==> inputs of job 8970 <==
Design gioco, start of the top module:
module gioco(
	i_ani_stb,														 
	i_clk,															 
	i_rst,															 
	i_animate,														 
	i_dx, 															 
	i_sx,																 
	i_start,															 
	o_x1_pal, o_x2_pal,											 
	o_y1_pal, o_y2_pal,
	o_x1_nav, o_x2_nav,											 
	o_y1_nav, o_y2_nav,
	bri1,bri2,bri3,bri4,bri5,bri6,bri7,bri8,bri9,bri10, 
	ok, ko,															 
	ff_life															 
);
clock: 15.2 ns
lec_check: 0
abc_area: 1
cap_margin: 35
core_margin: 2
core_utilization: 58
cts_cluster_diameter: 49
cts_cluster_size: 21
min_routing_layer: met1
place_density_lb_addon: 0.1
slew_margin: 20
run.sh (not shown) runs the stock make flow with config.mk's settings and CLKGATE_MAP_FILE=.
==> job 9856 (differences from job 8970) <==
==> flow/config.mk (replaced) <==
export PLATFORM = sky130hd
export DESIGN_NAME = gioco
export DESIGN_NICKNAME = gioco
export VERILOG_FILES = /design/flow/design.v
export SDC_FILE = /design/flow/constraint.sdc
export NUM_CORES = 4
export LEC_CHECK = 0
export CAP_MARGIN = 20
export CORE_MARGIN = 2
export CORE_UTILIZATION = 58
export CTS_CLUSTER_DIAMETER = 167
export CTS_CLUSTER_SIZE = 100
export SLEW_MARGIN = 20
==> flow/constraint.sdc (replaced) <==
create_clock -name core_clock -period 24.0 [get_ports {i_clk}]
set_input_delay 4.8000 -clock core_clock [delete_from_list [all_inputs] [get_ports {i_clk}]]
set_output_delay 4.8000 -clock core_clock [all_outputs]
set_load 0.01 [all_outputs]
==> job 5599 (differences from job 8970) <==
==> flow/config.mk (replaced) <==
export PLATFORM = sky130hd
export DESIGN_NAME = gioco
export DESIGN_NICKNAME = gioco
export VERILOG_FILES = /design/flow/design.v
export SDC_FILE = /design/flow/constraint.sdc
export NUM_CORES = 4
export LEC_CHECK = 0
export ABC_AREA = 1
export CAP_MARGIN = 20
export CORE_MARGIN = 2
export CORE_UTILIZATION = 54
export CTS_CLUSTER_SIZE = 98
export SLEW_MARGIN = 20
==> flow/constraint.sdc (replaced) <==
create_clock -name core_clock -period 17.0 [get_ports {i_clk}]
set_input_delay 3.4000 -clock core_clock [delete_from_list [all_inputs] [get_ports {i_clk}]]
set_output_delay 3.4000 -clock core_clock [all_outputs]
set_load 0.01 [all_outputs]
==> job 8860 (differences from job 8970) <==
--- a/flow/config.mk
+++ b/flow/config.mk
@@ -10,4 +10,4 @@
 export CORE_MARGIN = 2
-export CORE_UTILIZATION = 58
-export CTS_CLUSTER_DIAMETER = 49
+export CORE_UTILIZATION = 50
+export CTS_CLUSTER_DIAMETER = 129
 export CTS_CLUSTER_SIZE = 21
@@ -15,2 +15,3 @@
 export PLACE_DENSITY_LB_ADDON = 0.1
+export SETUP_SLACK_MARGIN = 3.73
 export SLEW_MARGIN = 20
==> flow_metrics.env <==
# flow metrics
export IMPL_final_min_period_over_clock_period_pct=87.70
export IMPL_post_synth_cell_area_avg_um2=6.913
export IMPL_ys_chip_area_um2=13840
export IMPL_clk_share_pct=1.921
export IMPL_seq_cell_power_uw=138
export IMPL_worstSetupPathDepth=89
export IMPL_final_worst_path_period_need_ns=21.05
export IMPL_holdWs_ns=0.5008
export IMPL_number_of_standard_cell_rows_in_the_floorplan=56
export IMPL_grt_util_all_layers_pct=43.10
export IMPL_critPathArrivalTime_ns=21.30
export IMPL_drt_total_wl_um=54900
export IMPL_cts_resized=0
export IMPL_status="finished clean"
export IMPL_total_switching_power_uw=231.9
export IMPL_hold_end="ff.o_red3[1]"
export IMPL_global_route_usage_met3_pct=9.935
export IMPL_holdPathStages=1
export IMPL_synth_area_leader_cell="sky130_fd_sc_hd__dfxtp_1"
# the run above: job 9856

==> flow_metrics.env <==
# flow metrics
export IMPL_seq_cell_power_uw=212
export IMPL_drt_total_wl_um=55990
export IMPL_timing_final_ws_setup_ns=-0.8564
export IMPL_worstSetupPathDepth=134
export IMPL_post_synth_cell_area_avg_um2=5.618
export IMPL_hold_end="ff.o_ynav[9]"
export IMPL_critPathArrivalTime_ns=16.31
export IMPL_status="complete, but fails checks"
export IMPL_timing_final_setup_violations=2
export IMPL_violatedChecks="setup timing"
# the run above: job 8860

==> flow_metrics.env <==
# flow metrics
export IMPL_timing_final_ws_setup_ns=-1.044
export IMPL_hold_end="ff.o_ynav[9]"
export IMPL_seq_cell_power_uw=212
export IMPL_violatedChecks="setup timing"
export IMPL_critPathArrivalTime_ns=16.50
export IMPL_total_switching_power_uw=456.0
export IMPL_holdPathStages=2
export IMPL_timing_final_setup_violations=2
export IMPL_worstSetupPathDepth=139
export IMPL_status="complete, but fails checks"
# the run above: job 8970

==> flow_metrics.env <==
# flow metrics
export IMPL_seq_cell_power_uw=190
export IMPL_grt_util_all_layers_pct=36.58
export IMPL_final_worst_path_period_need_ns=16.27
export IMPL_worstSetupPathDepth=137
export IMPL_total_switching_power_uw=397.4
export IMPL_status="finished clean"
export IMPL_number_of_standard_cell_rows_in_the_floorplan=60
export IMPL_holdPathStages=2
export IMPL_final_min_period_over_clock_period_pct=95.69
export IMPL_post_synth_cell_area_avg_um2=5.618
export IMPL_hold_end="ff.o_ynav[9]"
export IMPL_holdWs_ns=0.4535
export IMPL_clk_share_pct=1.891
# the run above: job 5599


* * *

==> willow: inputs <==
Starting RTL as in the previous note.
==> flow/config.mk <==
export PLATFORM = sky130hd
export DESIGN_NAME = gioco
export DESIGN_NICKNAME = gioco
export VERILOG_FILES = /design/flow/design.v
export SDC_FILE = /design/flow/constraint.sdc
export NUM_CORES = 4
export LEC_CHECK = 0
export ABC_AREA = 1
export CAP_MARGIN = 35
export CORE_MARGIN = 2
export CORE_UTILIZATION = 72
export CTS_CLUSTER_DIAMETER = 366
export CTS_CLUSTER_SIZE = 10
export GPL_ROUTABILITY_DRIVEN = 0
export PLACE_DENSITY = 0.42
export SLEW_MARGIN = 20
export TNS_END_PERCENT = 10
==> flow/constraint.sdc <==
create_clock -name core_clock -period 13.0 [get_ports {i_clk}]
set_input_delay 2.6000 -clock core_clock [delete_from_list [all_inputs] [get_ports {i_clk}]]
set_output_delay 2.6000 -clock core_clock [all_outputs]
set_load 0.01 [all_outputs]
==> nickel (differences from willow) <==
Settings changed: ABC_AREA 1 to 0, CAP_MARGIN 35 to 20, CTS_CLUSTER_SIZE 10 to 99.
==> xenon (differences from willow) <==
Settings changed: ABC_AREA 1 to unset, CAP_MARGIN 35 to 20, CORE_UTILIZATION 72 to 68, CTS_CLUSTER_DIAMETER 366 to unset, CTS_CLUSTER_SIZE 10 to 35, GPL_ROUTABILITY_DRIVEN 0 to unset, PLACE_DENSITY 0.42 to unset, TNS_END_PERCENT 10 to unset.
==> flow/constraint.sdc (replaced) <==
create_clock -name core_clock -period 16.2 [get_ports {i_clk}]
set_input_delay 3.2400 -clock core_clock [delete_from_list [all_inputs] [get_ports {i_clk}]]
set_output_delay 3.2400 -clock core_clock [all_outputs]
set_load 0.01 [all_outputs]
==> cedar (differences from willow) <==
Settings changed: ABC_AREA 1 to unset, CAP_MARGIN 35 to 20, CORE_UTILIZATION 72 to 32, CTS_CLUSTER_DIAMETER 366 to unset, CTS_CLUSTER_SIZE 10 to unset, GPL_ROUTABILITY_DRIVEN 0 to unset, PLACE_DENSITY 0.42 to unset, TNS_END_PERCENT 10 to unset.
==> flow/constraint.sdc (replaced) <==
create_clock -name core_clock -period 21.6 [get_ports {i_clk}]
set_input_delay 4.3200 -clock core_clock [delete_from_list [all_inputs] [get_ports {i_clk}]]
set_output_delay 4.3200 -clock core_clock [all_outputs]
set_load 0.01 [all_outputs]
==> results.sh <==
# source this file to load flow results
export IMPL_initCoreUtil=0.3227
export IMPL_num_rows=76
export IMPL_floorplan_die_area_um2=44930
export IMPL_seq_area_frac_synth=0.1114
export IMPL_top_area_cell="sky130_fd_sc_hd__dfxtp_1"
export IMPL_synth_simple_gate_area_share=0.3100
export IMPL_post_synth_fa_ha_maj_area_fraction=0.1023
export IMPL_outcome="finished clean"
export IMPL_post_synth_most_frequent_cells="208 x sky130_fd_sc_hd__nand2_1, 203 x sky130_fd_sc_hd__nor2_1, 125 x sky130_fd_sc_hd__o21ai_0"
That was cedar.
==> results.sh <==
# physical design summary
export IMPL_tool_error="[ERROR DPL-0038] Utilization greater than 100%, impossible to legalize"
export IMPL_seq_area_frac_synth=0.1114
export IMPL_post_synth_fa_ha_maj_area_fraction=0.1023
export IMPL_outcome="aborted with a tool error"
export IMPL_floorplan_die_area_um2=20350
export IMPL_synth_simple_gate_area_share=0.3100
export IMPL_failing_step="4_1_cts"
That was nickel.
==> results.sh <==
# physical design summary
export IMPL_outcome="aborted with a tool error"
export IMPL_failing_step="3_5_place_dp"
export IMPL_tool_error="[ERROR DPL-0033] detailed placement checks failed during check placement."
export IMPL_initCoreUtil=0.7301
That was willow.
==> results.sh <==
# source this file to load flow results
export IMPL_layout_setup_ws_ps=-405.6
export IMPL_final_setup_viol_count=1
export IMPL_violations="negative setup slack"
export IMPL_outcome="failed layout checks"
That was xenon.

* * *

==> 04-16 <==
Starting RTL as in the previous note.
## gioco
module gioco(
	i_ani_stb,														 
	i_clk,															 
	i_rst,															 
	i_animate,														 
	i_dx, 															 
	i_sx,																 
	i_start,															 
	o_x1_pal, o_x2_pal,											 
	o_y1_pal, o_y2_pal,
	o_x1_nav, o_x2_nav,											 
	o_y1_nav, o_y2_nav,
	bri1,bri2,bri3,bri4,bri5,bri6,bri7,bri8,bri9,bri10, 
	ok, ko,															 
	ff_life															 
);
input i_ani_stb, i_clk, i_rst, i_animate, i_dx, i_sx, i_start;
output [9:0] o_x1_pal, o_x2_pal, o_y1_pal, o_y2_pal, o_x1_nav, o_x2_nav, o_y1_nav, o_y2_nav;
output reg bri1,bri2,bri3,bri4,bri5,bri6,bri7,bri8,bri9,bri10;
output reg ok,ko;												
output [1:0] ff_life;
wire ff_bri1, ff_bri2, ff_bri3, ff_bri4,ff_bri5, ff_bri6, ff_bri7, ff_bri8,ff_bri9, ff_bri10;
wire [9:0] ff_x_nav,ff_y_nav,ff_x_pal,ff_y_pal;	
wire ff_x_dirpal,ff_y_dirpal;							
wire [3:0] ff_brick;
wire [1:0] ff_red1,ff_red2,ff_red3,ff_red4;
wire [1:0] ff_blue5,ff_blue6,ff_blue7;
parameter H_SIZE_BRI = 10'd 32;					 
parameter L_SIZE_BRI = 10'd 10; 					 
parameter H_SIZE_NAV = 10'd 32; 					 
parameter L_SIZE_NAV = 10'd 3;  					 
  ...
==> flow/config.mk <==
export PLATFORM = sky130hd
export DESIGN_NAME = gioco
export DESIGN_NICKNAME = gioco
export VERILOG_FILES = /design/flow/design.v
export SDC_FILE = /design/flow/constraint.sdc
export NUM_CORES = 4
export LEC_CHECK = 0
export CAP_MARGIN = 20
export CELL_PAD_IN_SITES_GLOBAL_PLACEMENT = 3
export CORE_MARGIN = 2
export CORE_UTILIZATION = 40
export CTS_CLUSTER_DIAMETER = 188
export CTS_CLUSTER_SIZE = 100
export SLEW_MARGIN = 20
==> flow/constraint.sdc <==
create_clock -name core_clock -period 24.0 [get_ports {i_clk}]
set_input_delay 4.8000 -clock core_clock [delete_from_list [all_inputs] [get_ports {i_clk}]]
set_output_delay 4.8000 -clock core_clock [all_outputs]
set_load 0.01 [all_outputs]
==> inputs of 12-05, as changes to 04-16 <==
- CELL_PAD_IN_SITES_GLOBAL_PLACEMENT: 3 -> unset
- CORE_MARGIN: 2 -> 5
- CORE_UTILIZATION: 40 -> 64
- CTS_CLUSTER_DIAMETER: 188 -> unset
- CTS_CLUSTER_SIZE: 100 -> unset
==> inputs of 01-10, as changes to 04-16 <==
- CELL_PAD_IN_SITES_GLOBAL_PLACEMENT: 3 -> unset
- CORE_UTILIZATION: 40 -> 72
- CTS_CLUSTER_DIAMETER: 188 -> 398
- CTS_CLUSTER_SIZE: 100 -> 96
==> flow/constraint.sdc (replaced) <==
create_clock -name core_clock -period 11.9 [get_ports {i_clk}]
set_input_delay 2.3800 -clock core_clock [delete_from_list [all_inputs] [get_ports {i_clk}]]
set_output_delay 2.3800 -clock core_clock [all_outputs]
set_load 0.01 [all_outputs]
==> inputs of 01-02, as changes to 04-16 <==
- CELL_PAD_IN_SITES_GLOBAL_PLACEMENT: 3 -> unset
- CORE_UTILIZATION: 40 -> 72
- CTS_CLUSTER_DIAMETER: 188 -> unset
- CTS_CLUSTER_SIZE: 100 -> 36
- PLACE_DENSITY_LB_ADDON: unset -> 0.28
- SLEW_MARGIN: 20 -> 30
==> flow/constraint.sdc (replaced) <==
create_clock -name core_clock -period 16.2 [get_ports {i_clk}]
set_input_delay 3.2400 -clock core_clock [delete_from_list [all_inputs] [get_ports {i_clk}]]
set_output_delay 3.2400 -clock core_clock [all_outputs]
set_load 0.01 [all_outputs]
==> summary.txt <==
Die X-Extent = 143 um
Rows = 50
Chip Footprint = 0.0203 mm^2
Die y size = 143 um
Core utilization before placement = 0.737
Routability congestion estimate from global placement = 1.24
Status = did not finish
CORE AREA = 0.0188 mm^2
Stopping stage = 3_5_place_dp
Error text reported by the tool = [ERROR DPL-0033] detailed placement checks failed during check placement.
Dominant combinational family = simple AND/OR/NAND/NOR gates
(the above is from 01-10)
==> summary.txt <==
Sum of routed wire segments on met1 = 25800 um
Chip Footprint = 0.0361 mm^2
CORE AREA = 0.0343 mm^2
Status = finished clean
Die X-Extent = 190 um
Rows = 68
Routability congestion estimate from global placement = 1.00
Count of vias placed by the detailed router = 15400
(the above is from 04-16)
==> summary.txt <==
Die X-Extent = 157 um
Rows = 53
Core utilization before placement = 0.654
Status = finished clean
Chip Footprint = 0.0247 mm^2
CORE AREA = 0.0212 mm^2
Routability congestion estimate from global placement = 1.11
Dominant combinational family = simple AND/OR/NAND/NOR gates
(the above is from 12-05)
==> summary.txt <==
Dominant combinational family = simple AND/OR/NAND/NOR gates
Chip Footprint = 0.0203 mm^2
Error text reported by the tool = [ERROR GRT-0232] Routing congestion too high. Check the congestion heatmap in the GUI.
Die X-Extent = 143 um
EDFF count, synth = 0
Stopping stage = 5_1_grt
Die y size = 143 um
Worst slack at placement = -0.662 ns
Status = did not finish
Routability congestion estimate from global placement = 1.28
CORE AREA = 0.0188 mm^2
Rows = 50
(the above is from 01-02)
